==> run X: inputs <==
## mschdpath
module mschdpath (
    input clk, rst_b,ld_merg,upd_mreg, input [511:0] blk, output [31:0] m0
);
    function [31:0] RtRot(input [31:0] x, input [4:0] p);
        reg [63:0] tmp; begin
        tmp = {x, x} >> p; RtRot = tmp[31:0];end
    endfunction
    function [31:0] Sgm0(input [31:0]x); begin
        Sgm0=RtRot(x,7)^RtRot(x,18)^(x>>3);end
    endfunction
    function [31:0] Sgm1(input [31:0]x); begin
        Sgm1=RtRot(x,17)^RtRot(x,19)^(x>>10);end
    endfunction
    function [31:0] Mux(input sel,input [31:0]d1,d0); begin
        Mux = (sel) ?  d1 : d0 ;end
    endfunction
    function [31:0] Word32(input [511:0]blk, input [3:0]idx); begin
        Word32 = blk[511-32*idx -:32];end
    endfunction
    wire [31:0] m[0:15];
    generate
        genvar k;
        for( k = 0; k < 16; k = k +1) begin:some_name
            if(k < 15)
                rgst #(.w(32)) i0(.clk(clk),.rst_b(rst_b),.clr(1'd0),.ld(upd_mreg),.d(Mux(ld_merg,Word32(blk,k),m[k+1])),.q(m[k]));
            else
                rgst #(.w(32)) i0(.clk(clk),.rst_b(rst_b),.clr(1'd0),.ld(upd_mreg),.d(Mux(ld_merg,Word32(blk,k),m[0] + Sgm0(m[1]) + m[9] + Sgm1(m[14]))),.q(m[k]));
        end
    endgenerate
    assign m0 = m[0];
endmodule
Settings: LEC_CHECK=0, CAP_MARGIN=20, CORE_MARGIN=2, CORE_UTILIZATION=65, CTS_CLUSTER_SIZE=62, HOLD_SLACK_MARGIN=-0.09, SLEW_MARGIN=20; clock period 3.65 ns.
run.sh (not shown) runs the stock make flow with config.mk's settings and CLKGATE_MAP_FILE=.
==> run Y: changes against run X <==
- CORE_UTILIZATION: 65 -> 72
- CTS_CLUSTER_DIAMETER: unset -> 349
- CTS_CLUSTER_SIZE: 62 -> 100
- HOLD_SLACK_MARGIN: -0.09 -> unset
==> flow/constraint.sdc (replaced) <==
create_clock -name core_clock -period 2.19 [get_ports {clk}]
set_input_delay 0.4380 -clock core_clock [delete_from_list [all_inputs] [get_ports {clk}]]
set_output_delay 0.4380 -clock core_clock [all_outputs]
set_load 0.01 [all_outputs]
==> run H: changes against run X <==
- CELL_PAD_IN_SITES_DETAIL_PLACEMENT: unset -> 1
- CELL_PAD_IN_SITES_GLOBAL_PLACEMENT: unset -> 2
- CORE_UTILIZATION: 65 -> 40
- CTS_CLUSTER_SIZE: 62 -> 37
- HOLD_SLACK_MARGIN: -0.09 -> unset
- MAX_ROUTING_LAYER: unset -> met4
==> flow/constraint.sdc (replaced) <==
create_clock -name core_clock -period 4.5 [get_ports {clk}]
set_input_delay 0.9000 -clock core_clock [delete_from_list [all_inputs] [get_ports {clk}]]
set_output_delay 0.9000 -clock core_clock [all_outputs]
set_load 0.01 [all_outputs]
==> reports/qor_table.md <==
| Group | Quantity | This run |
|:---|:---|:---|
| timing | Final TNS setup | 0 ns |
| global route | Antenna violations before repair | 46 |
| floorplan | Tap Cells | 931 |
| pwr | Combinational share of power | 57.3% |
| cells and area | Area taken by flip-flops and latches | 0.0128 mm^2 |
| cells and area | Flop Count | 512 |
| floorplan | Die Footprint | 0.0716 mm^2 |
| detailed routing | Total number of vias | 22600 |
| run status | Result of the run | no timing/DRC/antenna violations |
| detailed routing | M1 WL | 46.7 mm |
| timing | Unrepaired setup endpoints after global routing | false |
(the above is from run H)
==> reports/qor_table.md <==
| Group | Quantity | This run |
|:---|:---|:---|
| timing | Final setup violating endpoints | 25 |
| floorplan | Tap Cells | 539 |
| pwr | Combinational share of power | 66.6% |
| timing | Unrepaired setup endpoints after global routing | true |
| cells and area | Area taken by flip-flops and latches | 0.0128 mm^2 |
| run status | Layout checks that failed | negative setup slack |
| timing | Worst-case setup margin in the final layout | -0.367 ns |
| run status | Result of the run | failed layout checks |
(the above is from run X)
==> reports/qor_table.md <==
| Group | Quantity | This run |
|:---|:---|:---|
| floorplan | Y dimension of the die | 200 um |
| run status | Last flow stage reached | clock tree synthesis (4_1_cts) |
| yosys | Post-synthesis share of cell area spent on and, or, nand and nor gates | 8.68% |
| run status | Tool Error | [ERROR DPL-0033] detailed placement checks failed during check placement. |
| yosys | Area share of the largest cell type after synthesis | 46.1% |
| floorplan | Die Footprint | 0.0402 mm^2 |
| run status | Result of the run | aborted with a tool error |
| yosys | Share of synthesized cell area in and-or and or-and compound cells | 12.0% |
| yosys | Summed instance area of the synthesized netlist | 0.0278 mm^2 |
| floorplan | Fraction of the core area occupied by cells at floorplan | 73.4% |
| yosys | Cell type with the highest aggregate area in the netlist | dfrtp_1 |
(the above is from run Y)


==> trial 15: inputs <==
mschdpath again, from the RTL that the note above started with.
// mschdpath
module mschdpath (
    input clk, rst_b,ld_merg,upd_mreg, input [511:0] blk, output [31:0] m0
);
clock: 2.19 ns
lec_check: 0
abc_area: 1
cap_margin: 20
core_margin: 2
core_utilization: 72
cts_cluster_diameter: 349
cts_cluster_size: 100
setup_slack_margin: 0.65
slew_margin: 20
tns_end_percent: 10
==> inputs of trial 1, as changes to trial 15 <==
ABC_AREA = unset   (was 1)
CORE_UTILIZATION = 68   (was 72)
CTS_CLUSTER_DIAMETER = 26   (was 349)
CTS_CLUSTER_SIZE = 66   (was 100)
HOLD_SLACK_MARGIN = -0.09   (was unset)
SETUP_SLACK_MARGIN = 0.54   (was 0.65)
TNS_END_PERCENT = unset   (was 10)
==> flow/constraint.sdc (replaced) <==
create_clock -name core_clock -period 3.64 [get_ports {clk}]
set_input_delay 0.7280 -clock core_clock [delete_from_list [all_inputs] [get_ports {clk}]]
set_output_delay 0.7280 -clock core_clock [all_outputs]
set_load 0.01 [all_outputs]
==> inputs of trial 48, as changes to trial 15 <==
ABC_AREA = 0   (was 1)
CAP_MARGIN = 25   (was 20)
CELL_PAD_IN_SITES_DETAIL_PLACEMENT = 1   (was unset)
CELL_PAD_IN_SITES_GLOBAL_PLACEMENT = 0   (was unset)
CORE_ASPECT_RATIO = 1.69   (was unset)
CORE_MARGIN = 8   (was 2)
CORE_UTILIZATION = 61   (was 72)
CTS_CLUSTER_DIAMETER = unset   (was 349)
CTS_CLUSTER_SIZE = 17   (was 100)
HOLD_SLACK_MARGIN = 0.06   (was unset)
PLACE_DENSITY_LB_ADDON = 0.08   (was unset)
SETUP_SLACK_MARGIN = 0.47   (was 0.65)
SLEW_MARGIN = 30   (was 20)
TNS_END_PERCENT = 60   (was 10)
==> flow/constraint.sdc (replaced) <==
create_clock -name core_clock -period 4.63 [get_ports {clk}]
set_input_delay 0.9260 -clock core_clock [delete_from_list [all_inputs] [get_ports {clk}]]
set_output_delay 0.9260 -clock core_clock [all_outputs]
set_load 0.01 [all_outputs]
==> qor summary <==
metric	trial 1	trial 48	trial 15
Status	stopped before the end	stopped before the end	stopped before the end
Stage where the flow stopped	4_1_cts	3_5_place_dp	5_1_grt
Post-synthesis cell area	27800 um^2	27800 um^2	28500 um^2
Yosys top cell by instances	sky130_fd_sc_hd__a21oi_1	sky130_fd_sc_hd__a21oi_1	sky130_fd_sc_hd__inv_1
Synth Area in XOR/XNOR	0.0457	0.0457	0.0391
Placed standard-cell area	35100 um^2	-	36100 um^2
Chip area	42500 um^2	52900 um^2	41100 um^2
Post-synthesis cell type count	51	51	26
Pre-CTS setup slack	-0.313 ns	-	-1.67 ns
Die width	206 um	180 um	203 um
Syn_area_per_cell	9.75 um^2	9.75 um^2	7.87 um^2
Floorplan row count	74	101	72
Die span in y	206 um	293 um	203 um
Core utilization before placement	0.685	0.618	0.733
Synth Instances	2848	2848	3618
Simple-gate share of the synthesized area	0.0868	0.0868	0.0749
Syn nets	3457	3457	4227
Floorplan Core Area	40600 um^2	45000 um^2	38800 um^2
Mux contribution to synthesized area	0.176	0.176	0
Post-detail-place hpwl	76.8 mm	-	89.0 mm
Synth Area in Compound Gates	0.120	0.120	0.253
Synth top area share	0.461	0.461	0.450
Adder and majority cell fraction of the synthesized area	0.0586	0.0586	0.0572
Share of synthesized area occupied by flip-flops and latches	0.461	0.461	0.450
Cell total in the yosys stat output	2848	2848	3618
Number of cells in the design after placement	3896	-	4731
GPL Wtd Cong	1.12	1.01	1.24
Total cell area reported by yosys after synthesis	27800 um^2	27800 um^2	28500 um^2
No activity file was given, so power comes from the tool's default toggle rates.
